build 31:
==> flow/design.v (excerpt) <==
module Cfu (
  input               cmd_valid,
  output              cmd_ready,
  input      [9:0]    cmd_payload_function_id,
  input      [31:0]   cmd_payload_inputs_0,
  input      [31:0]   cmd_payload_inputs_1,
  output reg          rsp_valid,
  input               rsp_ready,
  output reg [31:0]   rsp_payload_outputs_0,
  input               reset,
  input               clk
);
For scale: roughly 1,800 cells after synthesis, roughly 98 flip-flops, roughly 110 I/O pins.
Settings: LEC_CHECK=0, CAP_MARGIN=20, CELL_PAD_IN_SITES_GLOBAL_PLACEMENT=1, CORE_MARGIN=2, CORE_UTILIZATION=40, MAX_ROUTING_LAYER=met4, SLEW_MARGIN=20, TNS_END_PERCENT=20; clock period 13.5 ns.
run.sh (not shown) runs the stock make flow with config.mk's settings and CLKGATE_MAP_FILE=.
## Diff of input files: build 14 against build 31
--- a/flow/config.mk
+++ b/flow/config.mk
@@ -9 +9 @@
-export CELL_PAD_IN_SITES_GLOBAL_PLACEMENT = 1
+export CORE_ASPECT_RATIO = 1.77
@@ -11 +11,3 @@
-export CORE_UTILIZATION = 40
+export CORE_UTILIZATION = 69
+export CTS_CLUSTER_DIAMETER = 108
+export CTS_CLUSTER_SIZE = 15
@@ -12,0 +15 @@
+export SETUP_SLACK_MARGIN = -1.25
@@ -14 +17 @@
-export TNS_END_PERCENT = 20
+export TNS_END_PERCENT = 5
Findings:
Changes observed in build 14 relative to build 31: number of instances resized during post-cts repair down 159; setup slack of the critical path after layout has decreased; tally of clock buffers in the finished layout decreased by 3 relative to the old numbers. The core utilization in build 14 sits 31 points above the value recorded for build 31. Slowest cell on the critical path: sky130_fd_sc_hd__fa_1 -> build 14, sky130_fd_sc_hd__fa_2 -> build 31. The sequential share of layout area in build 14 was higher than what build 31 gave. STATUS run=build 14 STAGES=ALL_DONE FINAL_CHECKS=FAILED CAUSE=setup timing. Build 14 vs. build 31: initial cell density of the core increased by 29 points relative to the old numbers; weighted congestion at the end of routability-driven global placement shows an increase of 0.15; number of nets in the finished design decreased 72; number of ordinary and repair buffers in the finished layout fell about 18%; worst hold slack across all endpoints now sits higher.
Here is what was changed in the inputs of build 11 compared with build 14.
--- a/flow/config.mk
+++ b/flow/config.mk
@@ -9 +8,0 @@
-export CORE_ASPECT_RATIO = 1.77
@@ -11,5 +10 @@
-export CORE_UTILIZATION = 69
-export CTS_CLUSTER_DIAMETER = 108
-export CTS_CLUSTER_SIZE = 15
-export MAX_ROUTING_LAYER = met4
-export SETUP_SLACK_MARGIN = -1.25
+export CORE_UTILIZATION = 40
@@ -17 +11,0 @@
-export TNS_END_PERCENT = 5
==> comparison <==
- Across build 14 and build 11, a clean result was obtained everywhere but in build 14.
- Changes observed in build 11 relative to build 14: gate count after technology mapping level, number of sequential storage elements level, total of endpoints with negative setup slack in the final report moved down, post-placement setup slack moved up, clock skew level.
- First-pass GRT wire length | build 11 below build 14
- Diff build 14 -> build 11 | number of buffer and inverter instances along the worst setup path | increase of 1
- Between build 14 and build 11, the flow reports wire length decreasing by a little under 10%.
- Taking build 14 as 1.0, build 11 lands at 1.3 on met1 wire length.
- What build 11 reported for die footprint has to be multiplied by 0.59 to get the figure for build 14.
Changes in build 10 relative to build 11:
--- a/flow/config.mk
+++ b/flow/config.mk
@@ -8,0 +9 @@
+export CORE_ASPECT_RATIO = 0.5
@@ -10,0 +12,2 @@
+export PLACE_DENSITY = 0.91
+export SETUP_SLACK_MARGIN = -0.63
Findings:
Of build 11 and build 10, only build 11 finishes the flow clean.
The final report for build 10 shows a completed flow and a layout that fails verification, specifically setup timing.
Worst hold slack sits lower in build 10 than in build 11.
Against build 11, first-pass GRT wire length in build 10 rose by a few percent.
In terms of multi-input combinational cell count, build 11 and build 10 differ only marginally.
Between build 11 and build 10, the global-route usage figures differ only marginally.
Maximum clock frequency (build 10 over build 11): decrease, 4.2%

The RTL this note starts from:
==> flow/design.v <==
module PE (
	in_a,
	in_b,
	out_c
);
input	[15:0] in_a;  
input	[15:0] in_b;  
output	[9:0] out_c;
wire    [7:0] psum_l0[3:0];  
wire    [8:0] psum_l1[1:0];
assign psum_l0[0] = in_a[ 3: 0] * in_b[ 3: 0];   
assign psum_l0[1] = in_a[ 7: 4] * in_b[ 7: 4];
assign psum_l0[2] = in_a[11: 8] * in_b[11: 8];
assign psum_l0[3] = in_a[15:12] * in_b[15:12];
assign psum_l1[0] = psum_l0[0] + psum_l0[1];     
assign psum_l1[1] = psum_l0[2] + psum_l0[3];
assign out_c = psum_l1[0] + psum_l1[1];          
endmodule
module Bitblade (
	mode,
	in_a,
	in_b,
    out_c
);
input	mode;
input   [63:0] in_a;
input   [63:0] in_b;
output  [17:0] out_c;
wire    [15:0] pe_in_a[3:0];
wire    [15:0] pe_in_b[3:0];
wire    [ 9:0] pe_out_c[3:0];
wire	[31:0] aw, ax, ay, az;
wire	[31:0] bw, bx, by, bz;
assign aw = {in_a[60+4-1:60], in_a[52+4-1:52], in_a[44+4-1:44], in_a[36+4-1:36]};
assign ax = {in_a[56+4-1:56], in_a[48+4-1:48], in_a[40+4-1:40], in_a[32+4-1:32]};
assign ay = {in_a[28+4-1:28], in_a[20+4-1:20], in_a[12+4-1:12], in_a[ 4+4-1: 4]};
assign az = {in_a[24+4-1:24], in_a[16+4-1:16], in_a[ 8+4-1: 8], in_a[ 0+4-1: 0]};
assign bw = {in_b[60+4-1:60], in_b[52+4-1:52], in_b[44+4-1:44], in_b[36+4-1:36]};
assign bx = {in_b[56+4-1:56], in_b[48+4-1:48], in_b[40+4-1:40], in_b[32+4-1:32]};
assign by = {in_b[28+4-1:28], in_b[20+4-1:20], in_b[12+4-1:12], in_b[ 4+4-1: 4]};
assign bz = {in_b[24+4-1:24], in_b[16+4-1:16], in_b[ 8+4-1: 8], in_b[ 0+4-1: 0]};
assign pe_in_a[0] = (mode) ? aw : ay;
assign pe_in_a[1] = (mode) ? ax : az;
assign pe_in_a[2] = ay;
assign pe_in_a[3] = az;
assign pe_in_b[0] = (mode) ? bw : by;
assign pe_in_b[1] = (mode) ? bx : by;
assign pe_in_b[2] = (mode) ? by : bz;
assign pe_in_b[3] = bz;
PE pe0( .in_a(pe_in_a[0]), .in_b(pe_in_b[0]), .out_c(pe_out_c[0]));
PE pe1( .in_a(pe_in_a[1]), .in_b(pe_in_b[1]), .out_c(pe_out_c[1]));
PE pe2( .in_a(pe_in_a[2]), .in_b(pe_in_b[2]), .out_c(pe_out_c[2]));
PE pe3( .in_a(pe_in_a[3]), .in_b(pe_in_b[3]), .out_c(pe_out_c[3]));
assign out_c = (pe_out_c[0] << (mode ? 0 : 8)) + (pe_out_c[1] << (mode ? 0 : 4)) + (pe_out_c[2] << (mode ? 0 : 4)) + (pe_out_c[3] << (mode ? 0 : 0));
endmodule
module Cfu (
  input               cmd_valid,
  output              cmd_ready,
  input      [9:0]    cmd_payload_function_id,
  input      [31:0]   cmd_payload_inputs_0,
  input      [31:0]   cmd_payload_inputs_1,
  output reg          rsp_valid,
  input               rsp_ready,
  output reg [31:0]   rsp_payload_outputs_0,
  input               reset,
  input               clk
);
wire  [2:0] opcode;
wire  is_setting_mode, is_resetting_acc, is_accumlating, is_loading_upper;
reg         mode;  
reg   [31:0] upper_bitblade_in_a;
reg   [31:0] upper_bitblade_in_b;
wire  [63:0] bitblade_in_a;
wire  [63:0] bitblade_in_b;
wire  [31:0] bitblade_out_c;
assign opcode = cmd_payload_function_id[2:0];
assign is_setting_mode =  (cmd_valid) && (opcode == 0);
assign is_resetting_acc = (cmd_valid) && (opcode == 1);
assign is_loading_upper = (cmd_valid) && (opcode == 2);
assign is_accumlating =   (cmd_valid) && (opcode == 3);
always @(posedge clk) begin
  if (reset)
    mode <= 0;  
  else if (is_setting_mode)
    mode <= cmd_payload_function_id[3];
end
assign cmd_ready = ~rsp_valid;
always @(posedge clk) begin
  if (reset)          rsp_valid <= 1'b0;
  else if (rsp_valid) rsp_valid <= ~rsp_ready;   
  else if (cmd_valid) rsp_valid <= 1'b1;         
end
always @(posedge clk) begin
  if (reset)
    rsp_payload_outputs_0 <= 32'b0;
  else if (is_resetting_acc)
    rsp_payload_outputs_0 <= 32'b0;
  else if (is_accumlating)
    rsp_payload_outputs_0 <= rsp_payload_outputs_0 + bitblade_out_c;
end
always @(posedge clk) begin
  if (reset)                  upper_bitblade_in_a <= 0;
  else if (is_loading_upper)  upper_bitblade_in_a <= cmd_payload_inputs_0;
end
always @(posedge clk) begin
  if (reset)                  upper_bitblade_in_b <= 0;
  else if (is_loading_upper)  upper_bitblade_in_b <= cmd_payload_inputs_1;
end
assign bitblade_in_a = {upper_bitblade_in_a, cmd_payload_inputs_0};
assign bitblade_in_b = {upper_bitblade_in_b, cmd_payload_inputs_1};
Bitblade bitblade(
  .mode(mode),
  .in_a(bitblade_in_a),
  .in_b(bitblade_in_b),
  .out_c(bitblade_out_c)
);
endmodule
make LEC_CHECK=0 ABC_AREA=1 CAP_MARGIN=20 CORE_MARGIN=2 CORE_UTILIZATION=72 CTS_CLUSTER_SIZE=15 HOLD_SLACK_MARGIN=-0.09 PLACE_DENSITY_LB_ADDON=0.19 SLEW_MARGIN=20 TNS_END_PERCENT=5 finish   # period 13.1 ns
The baseline completed, yet does not pass: setup timing.
Change:
ABC_AREA = default   (was 1)
CORE_UTILIZATION = 40   (was 72)
CTS_CLUSTER_SIZE = default   (was 15)
HOLD_SLACK_MARGIN = default   (was -0.09)
PLACE_DENSITY_LB_ADDON = default   (was 0.19)
TNS_END_PERCENT = default   (was 5)
clock period = 11.1 ns   (was 13.1 ns; I/O delays follow)
The changed run finished but fails on setup timing.
Sequential cell count is unchanged.
Routed wire length came out lower slightly.

Starts from the design.v that is shown in full above.
export LEC_CHECK = 0
export CAP_MARGIN = 20
export CORE_MARGIN = 7
export CORE_UTILIZATION = 19
export CTS_CLUSTER_DIAMETER = 113
export CTS_CLUSTER_SIZE = 45
export GPL_ROUTABILITY_DRIVEN = 0
export GPL_TIMING_DRIVEN = 0
export MAX_ROUTING_LAYER = met5
export MIN_ROUTING_LAYER = met1
export SETUP_SLACK_MARGIN = 1.41
export SLEW_MARGIN = 15
create_clock -name core_clock -period 8.71 [get_ports {clk}]
The baseline produced a layout that fails on negative setup slack.
Then changed:
ABC_AREA = 1   (was not set)
CELL_PAD_IN_SITES_GLOBAL_PLACEMENT = 1   (was not set)
CORE_ASPECT_RATIO = 1.4   (was not set)
GPL_ROUTABILITY_DRIVEN = 1   (was 0)
PLACE_DENSITY_LB_ADDON = 0.19   (was not set)
SETUP_SLACK_MARGIN = not set   (was 1.41)
Result: The changed run reached the layout checks and failed them: negative setup slack; sequential share of layout area falls by 0.58 points; first-iteration DRC count falls by about 50%; area after synthesis rises by about 3.7%; final area rises by 6.6%.
Then changed:
ABC_AREA = not set   (was 1)
CELL_PAD_IN_SITES_GLOBAL_PLACEMENT = not set   (was 1)
CORE_ASPECT_RATIO = not set   (was 1.4)
CORE_MARGIN = 2   (was 7)
CORE_UTILIZATION = 59   (was 19)
CTS_CLUSTER_DIAMETER = not set   (was 113)
CTS_CLUSTER_SIZE = not set   (was 45)
GPL_ROUTABILITY_DRIVEN = not set   (was 1)
GPL_TIMING_DRIVEN = not set   (was 0)
MAX_ROUTING_LAYER = not set   (was met5)
MIN_ROUTING_LAYER = not set   (was met1)
PLACE_DENSITY_LB_ADDON = not set   (was 0.19)
SLEW_MARGIN = 20   (was 15)
clock period = 9.07 ns   (was 8.71 ns; I/O delays follow)
Outcome: The changed run completed and failed the layout checks on negative setup slack; routed wire length fell by 9.7%; cell area fell by 3.8%.
Then changed:
CORE_UTILIZATION = 40   (was 59)
SETUP_SLACK_MARGIN = 2.05   (was not set)
clock period = 13.5 ns   (was 9.07 ns; I/O delays follow)
=>
- This time the run finished with timing, DRC and antenna clean
- utilization came out lower by 28 points
- hold slack is about the same
- global-route usage came out lower by 16 points
- via count came out lower by 9.8%
Then changed:
ABC_AREA = 1   (was not set)
CORE_ASPECT_RATIO = 1.77   (was not set)
CORE_UTILIZATION = 50   (was 40)
CTS_CLUSTER_DIAMETER = 54   (was not set)
CTS_CLUSTER_SIZE = 15   (was not set)
MAX_ROUTING_LAYER = met4   (was not set)
SETUP_SLACK_MARGIN = -1.25   (was 2.05)
TNS_END_PERCENT = 5   (was not set)
Result: Now the flow completed and failed the layout checks on negative setup slack. Cell area falls by 5.3%. Global-route usage increases by 7.2 points. Worst setup slack loses 350 ps. Fmax decreases by about 2.6%. First-iteration DRC count decreases by about 26%.
Then changed:
ABC_AREA = not set   (was 1)
CORE_ASPECT_RATIO = not set   (was 1.77)
CORE_UTILIZATION = 72   (was 50)
CTS_CLUSTER_DIAMETER = not set   (was 54)
CTS_CLUSTER_SIZE = 72   (was 15)
HOLD_SLACK_MARGIN = -0.09   (was not set)
MAX_ROUTING_LAYER = not set   (was met4)
PLACE_DENSITY_LB_ADDON = 0.24   (was not set)
SETUP_SLACK_MARGIN = not set   (was -1.25)
The changed run died in global routing (5_1_grt) (GRT-0232).
Area after synthesis went down by 3.6%.
Die area shrinks by 33%.
Synthesized cell count goes down by 22%.
